## v55
==> flow/design.v <==
module sync 
( 
    input  logic CLKip, 
    input  logic SIGi,
    output logic SIGo
);
    logic meta_sig;
    always_ff @(posedge CLKip) meta_sig <= SIGi;
    always_ff @(posedge CLKip) SIGo     <= meta_sig;
endmodule
module mem 
    # ( 
    parameter DATA_WIDTH = 32
    ) (
    input  logic                  CLKip,
    input  logic                  RDi,       
    input  logic                  WEi,     
    input  logic [DATA_WIDTH-1:0] DATAi,
    output logic [DATA_WIDTH-1:0] Qo
);
	logic [DATA_WIDTH-1:0] ram;
	always_ff @(posedge CLKip) if (WEi) ram <= DATAi;
	always_ff @(posedge CLKip) if (RDi) Qo <= ram;
endmodule
`timescale 1ns/1ps
module uart_rx 
    # (
    parameter FREQ_CLK  = 100_000_000,  
    parameter DATA_WDTH = 8          
    ) (
    input   wire                    CLKip,  
    input   wire                    RSTi,  
    input   wire                    RXi,  
    input   wire                    BAUD_RATE_RDi,  
    input   wire                    BAUD_RATE_WEi,  
    input   logic [31:0]            BAUD_RATEi,  
    output  logic                   DONEo,  
    output  logic                   READYo,  
    output  logic [DATA_WDTH-1:0]   DATAo  
    );
    int unsigned                    baud_rate;  
    int unsigned                    bit_cntr;  
    int unsigned                    half_bit_cntr;  
    logic                           half_rx_strb;  
    logic                           rx_strb;  
    int unsigned                    clk_count;  
    logic [$clog2(DATA_WDTH+1)-1:0] bit_idx;   
    logic [DATA_WDTH-1:0]           data;  
    logic                           rx;  
    logic                           rst;  
    logic                           done;  
    logic                           ready;  
    logic                           baud_rate_read;  
    logic                           baud_rate_we;  
    int unsigned                    br;  
    sync rx_stab (.CLKip (CLKip), .SIGi (RXi), .SIGo (rx));
    sync rst_stab (.CLKip (CLKip), .SIGi (RSTi), .SIGo (rst));
    sync br_we_stab (.CLKip (CLKip), .SIGi (BAUD_RATE_WEi), .SIGo (baud_rate_we));
    sync br_rd_stab (.CLKip (CLKip), .SIGi (BAUD_RATE_RDi), .SIGo (baud_rate_read));
    mem baud_rate_mem (
        .CLKip  (CLKip),
        .RDi    (baud_rate_read),  
        .WEi    (baud_rate_we),
        .DATAi  (baud_rate), 
        .Qo     (br)
        );
    typedef enum logic [1:0] {       
        IDLE    = 2'h0,
        START   = 2'h1,
        RECEIVE = 2'h2,
        STOP    = 2'h3
    } statetype;
    statetype STATE;
    always_comb begin: calc_bit_value
        baud_rate = BAUD_RATEi;
        bit_cntr = FREQ_CLK / baud_rate;
        half_bit_cntr = bit_cntr >> 1;
    end
always @(posedge CLKip) begin: strobe_logic
    if (rst) begin
        clk_count <= 0;
        half_rx_strb <= 0;
        rx_strb <= 0;
    end else begin
        case (STATE)
            IDLE: begin
                clk_count <= 0;
                half_rx_strb <= 0;
                rx_strb <= 0;
            end
            START: begin
                if (clk_count == half_bit_cntr) begin
                    half_rx_strb <= 1;
                    clk_count <= 0;
                end
                else begin
                    half_rx_strb <= 0;
                    clk_count <= clk_count + 1;
                end                
            end
            RECEIVE: begin
                if (clk_count == bit_cntr) begin
                    rx_strb <= 1;
                    clk_count <= 0;
                end
                else begin
                    rx_strb <= 0;
                    clk_count <= clk_count + 1;
                end                  
            end
            STOP: begin
                if (clk_count == bit_cntr) begin
                    rx_strb <= 1;
                    clk_count <= 0;
                end
                else begin
                    rx_strb <= 0;
                    clk_count <= clk_count + 1;
                end                  
            end  
            default: begin
                clk_count <= 0;
            end
        endcase
    end
end
    always_ff @(posedge CLKip) begin: fsm_uart_rx
        if (rst) begin
            bit_idx     <= 0;
            STATE       <= IDLE;
            done        <= 0;
        end
        else begin
            case (STATE)
                IDLE: begin
                    ready          <= 1;
                    if (rx == 1'b0) STATE <= rx ? IDLE : START;
                end
                START: begin
                    ready          <= 0;
                    done           <= 0;
                    if (half_rx_strb) begin
                        STATE <= rx ? IDLE : RECEIVE;
                    end
                    else begin 
                        STATE <= START;
                    end
                end
                RECEIVE: begin
                    if (rx_strb) begin
                        /*verilator lint_off WIDTHTRUNC*/                        
                        data[bit_idx] <= rx;
                        /*verilator lint_on WIDTHTRUNC*/
                        if (bit_idx < DATA_WDTH-1) begin 
                            bit_idx <= bit_idx + 1;
                        end
                        else begin 
                            bit_idx <= 0;
                            STATE   <= STOP;
                            done    <= 1;
                        end 
                    end
                    else begin
                        STATE <= RECEIVE;
                    end  
                end
                STOP: begin
                    if (rx_strb) STATE <= rx_strb ? IDLE : STOP;
                end
                default: begin
                    STATE <= IDLE;
                end 
            endcase            
        end   
    end 
    always_comb begin: set_out
        DATAo = data;
        READYo = ready;
        DONEo = done;
    end
endmodule
`timescale 1ns/1ps
module fifo #(
    parameter DATA_WIDTH = 8,
    parameter FIFO_DEPTH = 16,
    parameter LOG2_DEPTH = $clog2(FIFO_DEPTH)
) (
    input  logic                     CLKip,
    input  logic                     RSTi,
    input  logic                     WEi,
    input  logic [DATA_WIDTH-1:0]    DATAi,
    input  logic                     RDi,
    output logic [DATA_WIDTH-1:0]    DATAo,
    output logic                     FULLo,
    output logic                     EMPTYo
);
    logic [DATA_WIDTH-1:0] memory [0:FIFO_DEPTH-1];
    logic [LOG2_DEPTH:0]   count;
    logic [LOG2_DEPTH-1:0] wr_ptr;
    logic [LOG2_DEPTH-1:0] rd_ptr;
    logic [1:0] count_state;
    always_ff @(posedge CLKip or posedge RSTi) begin
        if (RSTi) begin
            wr_ptr  <= '0;
            rd_ptr  <= '0;
            count   <= '0;
            count_state <= '0;
        end 
        else begin
            if (WEi && !FULLo) begin: write
                wr_ptr <= (wr_ptr == '1) ? 0 : wr_ptr + 1;
            end
            if (RDi && !EMPTYo) begin: read
                rd_ptr <= (rd_ptr == '1) ? 0 : rd_ptr + 1;
            end
            case ({WEi && !FULLo, RDi && !EMPTYo})
                2'b01:   count <= count - 1;
                2'b10:   count <= count + 1;
                2'b11:   count <= count;
                default: count <= count;
            endcase
        end
    end
    always_ff @(posedge CLKip) begin
        if (!RSTi && WEi && !FULLo) memory[wr_ptr] <= DATAi;
        if (!RSTi && RDi && !EMPTYo) DATAo <= memory[rd_ptr];
    end
    always_comb begin: status
        FULLo  = (count == FIFO_DEPTH);
        EMPTYo = (count == 0);
    end
endmodule
`timescale 1ns/1ps
module uart #(
    parameter CLK_FREQ = 100_000_000,   
    parameter DATA_WIDTH = 8,           
    parameter FIFO_DEPTH = 16           
) (
    input  logic                    CLKip,        
    input  logic                    RSTi,         
    input  logic                    RXi,          
    input  logic [31:0]             BAUD_RATEi,   
    input  logic                    BAUD_RATE_WEi,  
    input  logic                    BAUD_RATE_RDi,  
    output logic                    DONEo,
    output logic [DATA_WIDTH-1:0]   DATAo,  
    output logic                    EMPTYo,   
    output logic                    FULLo     
);
    logic [DATA_WIDTH-1:0] data;
    logic done;
    logic ready;
    logic RDi;
    always_ff @(posedge CLKip) begin
        RDi <= 1;
        DONEo <=done;
    end
    uart_rx #(
        .FREQ_CLK       (CLK_FREQ),
        .DATA_WDTH      (DATA_WIDTH)
    ) uart_rx_inst (
        .CLKip          (CLKip),
        .RSTi           (RSTi),
        .RXi            (RXi),
        .BAUD_RATEi     (BAUD_RATEi),
        .BAUD_RATE_WEi  (BAUD_RATE_WEi),
        .BAUD_RATE_RDi  (BAUD_RATE_RDi),
        .DONEo          (done),
        .READYo         (ready),
        .DATAo          (data)
    );
    fifo #(
        .DATA_WIDTH     (DATA_WIDTH),
        .FIFO_DEPTH     (FIFO_DEPTH)
    ) fifo_inst (
        .CLKip          (CLKip),
        .RSTi           (RSTi),
        .WEi            (done),        
        .DATAi          (data),      
        .RDi            (RDi),          
        .DATAo          (DATAo),      
        .FULLo          (FULLo),      
        .EMPTYo         (EMPTYo)     
    );
endmodule
make LEC_CHECK=0 ABC_AREA=1 CAP_MARGIN=20 CORE_MARGIN=2 CORE_UTILIZATION=58 PLACE_DENSITY=0.79 SLEW_MARGIN=20 finish   # period 65.2 ns
run.sh (not shown) runs the stock make flow with config.mk's settings and CLKGATE_MAP_FILE=.
For v55, the flow was terminated by a tool error in global routing and produced no final design.
Relative to v55, the following input files were edited for v2:
# v55
export LEC_CHECK = 0
export ABC_AREA = 1
export CAP_MARGIN = 20
export CORE_MARGIN = 2
export CORE_UTILIZATION = 58
export PLACE_DENSITY = 0.79
export SLEW_MARGIN = 20
create_clock -name core_clock -period 65.2 [get_ports {CLKip}]
# v2
export LEC_CHECK = 0
export CAP_MARGIN = 20
export CORE_MARGIN = 2
export CORE_UTILIZATION = 60
export CTS_CLUSTER_DIAMETER = 358
export CTS_CLUSTER_SIZE = 93
export PLACE_DENSITY = 0.41
export SLEW_MARGIN = 20
export TNS_END_PERCENT = 15
create_clock -name core_clock -period 29.6 [get_ports {CLKip}]
Notes after the runs:
What ended v2 was a tool error in global routing; the run never finished.
When the final numbers for v2 and v55 were put side by side, the number of standard-cell rows in the floorplan turned out to be smaller in v55.
v2 — net count entering floorplan about 5% lower, v55 as reference
Compared with v55, v2 shows a half-perimeter wire length after placement that is 53 mm higher.
Cmp v2 vs v55: die size higher in v2
#### Input delta (v6 over v2)
# v2
export LEC_CHECK = 0
export CAP_MARGIN = 20
export CORE_MARGIN = 2
export CORE_UTILIZATION = 60
export CTS_CLUSTER_DIAMETER = 358
export CTS_CLUSTER_SIZE = 93
export PLACE_DENSITY = 0.41
export SLEW_MARGIN = 20
export TNS_END_PERCENT = 15
create_clock -name core_clock -period 29.6 [get_ports {CLKip}]
# v6
export LEC_CHECK = 0
export CAP_MARGIN = 20
export CORE_MARGIN = 2
export CORE_UTILIZATION = 45
export SETUP_SLACK_MARGIN = 0.53
export SLEW_MARGIN = 20
create_clock -name core_clock -period 62.0 [get_ports {CLKip}]
==> results <==
Post-synthesis sequential area ratio: v2 vs v6, no meaningful difference
Changes observed in v6 relative to v2: chip area in the Yosys report about even, multiplexer area fraction after synthesis stayed essentially flat, cell area after placement increased by 1100 sq um relative to the old numbers, count of hold-fix buffers inserted at cts about even.
v6 ran in full, but the layout does not pass; the checks complain about negative setup slack.
Diff v2 -> v6 | sum of net half-perimeters after detailed placement | down by a few percent
v2 → v6: effective utilization at floorplan lower, total number of placement rows higher.
Clock buffer count from CTS for v6 is higher than for v2.
The lower die size came out of v2.
## Diff of input files: v45 against v6
# v6
export LEC_CHECK = 0
export CAP_MARGIN = 20
export CORE_MARGIN = 2
export CORE_UTILIZATION = 45
export SETUP_SLACK_MARGIN = 0.53
export SLEW_MARGIN = 20
create_clock -name core_clock -period 62.0 [get_ports {CLKip}]
# v45
export LEC_CHECK = 0
export CAP_MARGIN = 20
export CORE_MARGIN = 2
export CORE_UTILIZATION = 40
export PLACE_DENSITY = 0.6
export SLEW_MARGIN = 20
create_clock -name core_clock -period 112.0 [get_ports {CLKip}]
[summary]
v45 has completed all stages; timing, DRC and antenna checks passed. On buffer share of cell area: v45 sits below v6. Compared with v6, in v45 design area decreased 29000 sq um, total number of vias lower, switching power -about 56%. From v6 to v45 the numbers moved as follows: utilization shows a reduction of 37 points, overall routed net length shows a reduction of 27%, count of instances resized after the clock tree is built shows a reduction of 745, fraction of area in registers shows an increase of 5.0 points, final-layout clock buffer total shows a reduction of 5. v45 ended up with a lower final cell count than v6 did.
No activity file was given, so power comes from the tool's default toggle rates.
